## lagoon
// chipmunk
module chipmunk
	#(parameter addrSize = 12)
	(input clk,
	 input reset,
	 input [addrSize-1:0] startPC,
	 input [7:0] dataBus,
	 output [7:0] dataBusWrite,
	 output reg [addrSize-1:0] addrBus,
	 output weMem,
	 output done);
==> flow/config.mk <==
export PLATFORM = sky130hd
export DESIGN_NAME = chipmunk
export DESIGN_NICKNAME = chipmunk
export VERILOG_FILES = /design/flow/design.v
export SDC_FILE = /design/flow/constraint.sdc
export NUM_CORES = 4
export LEC_CHECK = 0
export ABC_AREA = 0
export CAP_MARGIN = 20
export CORE_MARGIN = 2
export CORE_UTILIZATION = 50
export CTS_CLUSTER_DIAMETER = 262
export CTS_CLUSTER_SIZE = 97
export PLACE_DENSITY = 0.8
export SLEW_MARGIN = 20
export TNS_END_PERCENT = 15
==> flow/constraint.sdc <==
create_clock -name core_clock -period 5.0 [get_ports {clk}]
set_input_delay 1.0000 -clock core_clock [delete_from_list [all_inputs] [get_ports {clk}]]
set_output_delay 1.0000 -clock core_clock [all_outputs]
set_load 0.01 [all_outputs]
run.sh (not shown) runs the stock make flow with config.mk's settings and CLKGATE_MAP_FILE=.
lagoon completed end to end with timing, DRC and antenna clean.
Edits applied to the flow inputs when going from lagoon to raven:
Settings: TNS_END_PERCENT: 15 -> unset; GPL_ROUTABILITY_DRIVEN: unset -> 0; PLACE_DENSITY: 0.8 -> unset; ABC_AREA: 0 -> unset; CELL_PAD_IN_SITES_GLOBAL_PLACEMENT: unset -> 3; CTS_CLUSTER_SIZE: 97 -> unset; CORE_UTILIZATION: 50 -> 40; CORE_ASPECT_RATIO: unset -> 1.1; GPL_TIMING_DRIVEN: unset -> 0; CTS_CLUSTER_DIAMETER: 262 -> unset; SETUP_SLACK_MARGIN: unset -> 1.3.
==> results <==
Compared with lagoon, raven improves number of violations reported at the end of detailed-routing iteration 0. Of raven and lagoon, raven shows the higher placeable core area, with lagoon below it. [compare] base=lagoon new=raven: worst setup slack fell by 0.13 ns, maximum number of buffers from clock root to sink stayed essentially flat, die outline area rose by 5300 µm². Area growth from synthesis to layout sits higher in raven than in lagoon. Share of power burned in combinational logic: raven vs lagoon up 7.2 points. raven: fraction of power spent switching nets 1.8 points above lagoon.
Input-level comparison between fjord and raven:
Settings: removing CELL_PAD_IN_SITES_GLOBAL_PLACEMENT (formerly 3); removing SETUP_SLACK_MARGIN (formerly 1.3); setting PLACE_DENSITY_LB_ADDON to 0.04 for the first time; removing CORE_ASPECT_RATIO (formerly 1.1); setting CTS_CLUSTER_DIAMETER to 262 for the first time; setting CTS_CLUSTER_SIZE to 98 for the first time; setting TNS_END_PERCENT to 15 for the first time; removing GPL_ROUTABILITY_DRIVEN (formerly 0); changing CORE_UTILIZATION from 40 to 50; removing GPL_TIMING_DRIVEN (formerly 0); setting ABC_AREA to 0 for the first time.
Findings:
Vias: fjord below raven. Comparing power for raven and fjord, the bigger number came from raven. [compare] base=raven new=fjord: worst slew slack as a fraction of its limit rose by 2.6 points; share of power burned in combinational logic fell by 7.2 points; post-cts repair resize count fell by 262. fjord vs raven, area of the multi-input gates went down by about 12%. Diff raven and fjord: pre-CTS setup slack lower in raven. Summary of fjord over raven: maximum frequency from static timing analysis rose 4.0%, utilization of the core after routing up 2.9 points. Against raven, fjord comes in 3.6 points higher on sequential share of layout area.
Setup changes, fjord to indigo
Settings: a deleted CTS_CLUSTER_DIAMETER that had been 262; a change of CORE_UTILIZATION from 50 to 68; a deleted CTS_CLUSTER_SIZE that had been 98; a deleted PLACE_DENSITY_LB_ADDON that had been 0.04; a deleted TNS_END_PERCENT that had been 15; a deleted ABC_AREA that had been 0; a change of the clock period (ns, I/O delays scaled along) from 5.0 to 5.97.
==> results <==
Of fjord and indigo, the higher proportion of final cell area spent on non-clock buffers belongs to fjord. Re sequential fraction of total cell area: indigo is 0.73 points up on fjord. Diff fjord -> indigo | routed metal-1 wire length | down by more than 10%. Worst clock skew on the final layout: indigo better than fjord. As of indigo, post-route non-filler standard cell count had fallen by a few percent compared to fjord. Diff fjord -> indigo | pin count of the biggest net entering global routing | up by a few percent. Count of cells along the worst register-to-register path: indigo higher than fjord.
Modified inputs, ember compared to indigo
Settings: CORE_UTILIZATION now 40, was 68; the clock period (ns, I/O delays scaled along) now 4.69, was 5.97.
==> results <==
Compared with indigo, in ember sequential power shows an increase of about 25%; die area +about 70%; part of the total power dissipated in combinational logic higher; inverter tally of the final layout excluding the clock network ~0 delta. ember ended with less maximum cell stage delay along the critical path than indigo. The final reports for ember and indigo show number of standard cells in the final layout excluding fillers higher in the former. ember vs indigo: final core utilization down. Power for ember is higher than for indigo. Comparing ember and indigo, the lower core area was measured on indigo.

* * *

Starting RTL as in the previous note.
// chipmunk
module chipmunk
	#(parameter addrSize = 12)
	(input clk,
	 input reset,
	 input [addrSize-1:0] startPC,
	 input [7:0] dataBus,
	 output [7:0] dataBusWrite,
	 output reg [addrSize-1:0] addrBus,
	 output weMem,
	 output done);
make LEC_CHECK=0 ABC_AREA=1 CAP_MARGIN=20 CORE_ASPECT_RATIO=1.39 CORE_MARGIN=2 CORE_UTILIZATION=63 CTS_CLUSTER_SIZE=95 SLEW_MARGIN=20 TNS_END_PERCENT=10 finish   # period 2.72 ns
The starting point ran to the end with violations: negative setup slack.
Then changed:
--- a/flow/config.mk
+++ b/flow/config.mk
@@ -9,7 +9,5 @@
 export CAP_MARGIN = 20
-export CORE_ASPECT_RATIO = 1.39
 export CORE_MARGIN = 2
-export CORE_UTILIZATION = 63
-export CTS_CLUSTER_SIZE = 95
+export CORE_UTILIZATION = 65
+export CTS_CLUSTER_SIZE = 73
 export SLEW_MARGIN = 20
-export TNS_END_PERCENT = 10
==> flow/constraint.sdc (replaced) <==
create_clock -name core_clock -period 3.68 [get_ports {clk}]
set_input_delay 0.7360 -clock core_clock [delete_from_list [all_inputs] [get_ports {clk}]]
set_output_delay 0.7360 -clock core_clock [all_outputs]
set_load 0.01 [all_outputs]
After rerunning: The changed run produced a layout that fails on negative setup slack; fmax went up by 7.6%; total power went down by 36%; wire length went down by about 15%; via count went down by about 12%; global-route usage went down by 1.2 points; clock skew went down by 7.0 ps; synthesized cell count does not change; die area went down by 3.1%; area after synthesis stays the same; core utilization went down by 9.9 points.
Then changed:
--- a/flow/config.mk
+++ b/flow/config.mk
@@ -7,3 +7,2 @@
 export LEC_CHECK = 0
-export ABC_AREA = 1
 export CAP_MARGIN = 20
@@ -11,3 +10,2 @@
 export CORE_UTILIZATION = 65
-export CTS_CLUSTER_SIZE = 73
 export SLEW_MARGIN = 20
==> flow/constraint.sdc (replaced) <==
create_clock -name core_clock -period 3.95 [get_ports {clk}]
set_input_delay 0.7900 -clock core_clock [delete_from_list [all_inputs] [get_ports {clk}]]
set_output_delay 0.7900 -clock core_clock [all_outputs]
set_load 0.01 [all_outputs]
The new run finished but fails on negative setup slack; combinational power is about the same; core utilization is higher by 1.6 points; fmax went down by 13%; area after synthesis came out higher by 3.6%; worst setup slack gets worse by 290 ps; power falls by 4.3%; clock power shrinks by 12%; final area grows by 6.3%; non-clock buffer count goes up by 54; global-route usage went down by 4.2 points.

* * *

## PW
Starting RTL as in the previous note.
Settings: LEC_CHECK=0, CAP_MARGIN=20, CORE_MARGIN=2, CORE_UTILIZATION=20, GPL_ROUTABILITY_DRIVEN=1, MAX_ROUTING_LAYER=met4, MIN_ROUTING_LAYER=met1, SLEW_MARGIN=20; clock period 5.0 ns.
Setup changes, PW to MS
# PW
export LEC_CHECK = 0
export CAP_MARGIN = 20
export CORE_MARGIN = 2
export CORE_UTILIZATION = 20
export GPL_ROUTABILITY_DRIVEN = 1
export MAX_ROUTING_LAYER = met4
export MIN_ROUTING_LAYER = met1
export SLEW_MARGIN = 20
create_clock -name core_clock -period 5.0 [get_ports {clk}]
# MS
export LEC_CHECK = 0
export CAP_MARGIN = 20
export CORE_MARGIN = 2
export CORE_UTILIZATION = 65
export SLEW_MARGIN = 20
create_clock -name core_clock -period 3.87 [get_ports {clk}]
Notes after the runs:
- [flow] MS | stages: complete | final checks: fail | reason: negative setup slack
- The final layout from PW, which completed every stage, passed the timing, DRC and antenna checks at the end of the flow.
- After detailed routing, PW needs less wire than MS.
- Of PW and MS, the higher overall power of the completed layout belongs to MS.
- When MS is measured against PW, its placed instance area turns out about 2% higher.
- Compared with PW, placement density in the core of MS is higher.
- Going from PW to MS, the initial core utilization was found to have gone up by 46 points.
- PW -> MS: global-route wire length before repair decreased slightly
- MS reports a higher number of clock buffers in the layout than PW does.
- Going from PW to MS, worst setup slack shrinks by 0.77 ns.
- What MS reported for sequential power has to be multiplied by 0.78 to get the figure for PW.
- The critical path startpoint comes out opcode[5]$_DFFE_PP_ in one run and opcode[2]$_DFFE_PP_ in the other, namely in MS and PW respectively.
- Between PW and MS, number of standard cells in the final layout excluding fillers decreased.

* * *

Setup of alpha:
Starting RTL as in the previous note.
Design chipmunk, start of the top module:
module chipmunk
	#(parameter addrSize = 12)
	(input clk,
	 input reset,
	 input [addrSize-1:0] startPC,
	 input [7:0] dataBus,
	 output [7:0] dataBusWrite,
	 output reg [addrSize-1:0] addrBus,
	 output weMem,
	 output done);
	reg [7:0] aReg;               
	reg [7:0] xReg;               
	reg [7:0] yReg;               
	reg [5:0] spReg;              
	reg [addrSize-1:0] pcReg;     
	reg [addrSize-1:0] pcRegAlt;  
	reg [addrSize-1:0] eaReg;     
	reg [7:0] dataReg;            
	wire [7:0] dataRegPlus = dataReg+1;  
	reg cFlagReg, zFlagReg, nFlagReg;
	reg [5:0] opcode;             
	reg [1:0] parameter_size;     
	reg [3:0] state;              
	reg finished;                 
	reg [7:0] dataBusOutput;        
	reg [3:0] nextState;            
	wire [7:0] addSubResult;        
	wire addSubCarryOut;
	wire [7:0] shifterResult;       
	wire shifterCarry;
	wire [7:0] bitOperationResult;  
	wire OpLoadA         = opcode[5:1] == 5'b00000;
	wire OpLoadX         = opcode[5:1] == 5'b00001;
	wire OpLoadY         = opcode[5:1] == 5'b00010;
	wire OpIncDecMem     = opcode[5:2] == 4'b0111 && opcode[0];
	wire OpRolRorMem     = (opcode == 6'b011001 || opcode == 6'b011011);
	wire OpIncDec        = opcode[5:1] == 5'b10101;
	wire OpInxDex        = opcode[5:1] == 5'b10110;
	wire OpInyDey        = opcode[5:1] == 5'b10111;
	wire OpSta           = opcode == 6'b100001;
	wire OpStx           = opcode == 6'b100011;
	wire OpSty           = opcode == 6'b100101;
	wire OpLdaY          = opcode == 6'b101000;
	wire OpStaY          = opcode == 6'b101001;
	wire OpIndexY        = opcode[5:1] == 5'b10100;  
	wire OpSetCarryFlag  = opcode[5:1] == 5'b00011;
	wire OpUseAdder      = opcode[5:3] == 3'b001;
	wire OpUseBitOp      = opcode[5:2] == 4'b0100;
	wire OpUseShifter    = opcode[5:2] == 4'b0110;
	wire OpAdderUseCarry = opcode[5:2] == 4'b0011;
	wire OpCpx           = opcode[5:1] == 5'b01011;
	wire OpCpy           = opcode == 6'b011100;
	wire OpDoCompare     = opcode[5:2] == 4'b0101 || OpCpy;
	wire OpSubtractInstead = OpDoCompare ||                           
	                         (opcode[5:3] == 3'b001 && opcode[1]) ||  
	                         (opcode[5:3] == 3'b101 && opcode[0]);    
	wire aluUseX         = OpCpx || OpInxDex;
	wire aluUseY         = OpCpy || OpInyDey;
	reg OpReadMemory;  
  ...
export LEC_CHECK = 0
export ABC_AREA = 1
export CAP_MARGIN = 0
export CORE_MARGIN = 2
export CORE_UTILIZATION = 24
export CTS_CLUSTER_DIAMETER = 44
export CTS_CLUSTER_SIZE = 73
export HOLD_SLACK_MARGIN = 0.1
export MAX_ROUTING_LAYER = met4
export PLACE_DENSITY = 0.35
export SETUP_SLACK_MARGIN = 1.11
export SLEW_MARGIN = 40
create_clock -name core_clock -period 5.09 [get_ports {clk}]
The following lists how beta was set up differently from alpha:
# alpha
export LEC_CHECK = 0
export ABC_AREA = 1
export CAP_MARGIN = 0
export CORE_MARGIN = 2
export CORE_UTILIZATION = 24
export CTS_CLUSTER_DIAMETER = 44
export CTS_CLUSTER_SIZE = 73
export HOLD_SLACK_MARGIN = 0.1
export MAX_ROUTING_LAYER = met4
export PLACE_DENSITY = 0.35
export SETUP_SLACK_MARGIN = 1.11
export SLEW_MARGIN = 40
create_clock -name core_clock -period 5.09 [get_ports {clk}]
# beta
export LEC_CHECK = 0
export ABC_AREA = 1
export CAP_MARGIN = 20
export CORE_MARGIN = 2
export CORE_UTILIZATION = 24
export CTS_CLUSTER_DIAMETER = 44
export CTS_CLUSTER_SIZE = 73
export HOLD_SLACK_MARGIN = 0.1
export MAX_ROUTING_LAYER = met4
export PLACE_DENSITY_LB_ADDON = 0.14
export SETUP_SLACK_MARGIN = 1.11
export SLEW_MARGIN = 40
create_clock -name core_clock -period 5.09 [get_ports {clk}]
--- outcome ---
- In the reports for alpha and beta, the smaller area added between synthesis and finish belongs to beta.
- Run comparison: beta endpoint of the worst setup timing path addrBus[1]; alpha endpoint of the worst setup timing path weMem
- Summary of the comparison: depth of the critical timing path with buffers and inverters included is lower in beta, relative to alpha.
- beta vs alpha, placed wire-length estimate went down by 3.7%.
- Compared with alpha, beta shows a higher portion of the clock cycle consumed by the worst path in the final layout.
- Measured against each other, alpha and beta differ in fmax, the higher figure coming from alpha.
- Taking alpha as the reference, in beta summed area of non-filler cells in the final layout fell by about 1.7%; tightest hold margin stayed essentially flat; number of global-route vias before repair fell by 0.97%; clock period minus worst slack rose by 0.038 ns; utilization fell by 0.53 points.
Here is what was changed in the inputs of gamma compared with beta.
# beta
export LEC_CHECK = 0
export ABC_AREA = 1
export CAP_MARGIN = 20
export CORE_MARGIN = 2
export CORE_UTILIZATION = 24
export CTS_CLUSTER_DIAMETER = 44
export CTS_CLUSTER_SIZE = 73
export HOLD_SLACK_MARGIN = 0.1
export MAX_ROUTING_LAYER = met4
export PLACE_DENSITY_LB_ADDON = 0.14
export SETUP_SLACK_MARGIN = 1.11
export SLEW_MARGIN = 40
create_clock -name core_clock -period 5.09 [get_ports {clk}]
# gamma
export LEC_CHECK = 0
export ABC_AREA = 1
export CAP_MARGIN = 20
export CORE_MARGIN = 2
export CORE_UTILIZATION = 24
export CTS_CLUSTER_DIAMETER = 44
export CTS_CLUSTER_SIZE = 73
export HOLD_SLACK_MARGIN = 0.3
export MAX_ROUTING_LAYER = met4
export PLACE_DENSITY = 0.4
export SETUP_SLACK_MARGIN = 1.11
export SLEW_MARGIN = 40
create_clock -name core_clock -period 5.09 [get_ports {clk}]
## What came out
For gamma and beta, there was not a single run that failed to finish clean. gamma ends up with a count of plain and timing-repair buffers that is 16 higher than in beta. Diff gamma and beta: portion of total power attributed to the clock network higher in beta. Cell area: higher on gamma.
Changes in delta relative to gamma:
# gamma
export LEC_CHECK = 0
export ABC_AREA = 1
export CAP_MARGIN = 20
export CORE_MARGIN = 2
export CORE_UTILIZATION = 24
export CTS_CLUSTER_DIAMETER = 44
export CTS_CLUSTER_SIZE = 73
export HOLD_SLACK_MARGIN = 0.3
export MAX_ROUTING_LAYER = met4
export PLACE_DENSITY = 0.4
export SETUP_SLACK_MARGIN = 1.11
export SLEW_MARGIN = 40
create_clock -name core_clock -period 5.09 [get_ports {clk}]
# delta
export LEC_CHECK = 0
export ABC_AREA = 1
export CAP_MARGIN = 20
export CORE_MARGIN = 2
export CORE_UTILIZATION = 72
export CTS_CLUSTER_SIZE = 73
export SETUP_SLACK_MARGIN = -0.3
export SLEW_MARGIN = 20
create_clock -name core_clock -period 3.21 [get_ports {clk}]
delta did not finish; a tool error ended it in global routing (5_1_grt). Routability-driven placement congestion ratio, delta vs gamma: up by more than a quarter. In delta, the initial core utilization came out 48 points above the value in gamma. Core area: delta vs gamma down about 70%. Post-synthesis average cell area: delta vs gamma identical. From gamma to delta the numbers moved as follows: post-synthesis share of cell area spent on and, or, nand and nor gates essentially unchanged; detailed placer's ending HPWL decreased about 19%; proportion of synthesized flip-flops having asynchronous set or reset essentially unchanged; synthesized area essentially unchanged. delta ends up with lower worst setup slack before clock tree synthesis than gamma does.
Power is estimated from default activity; no workload was simulated.
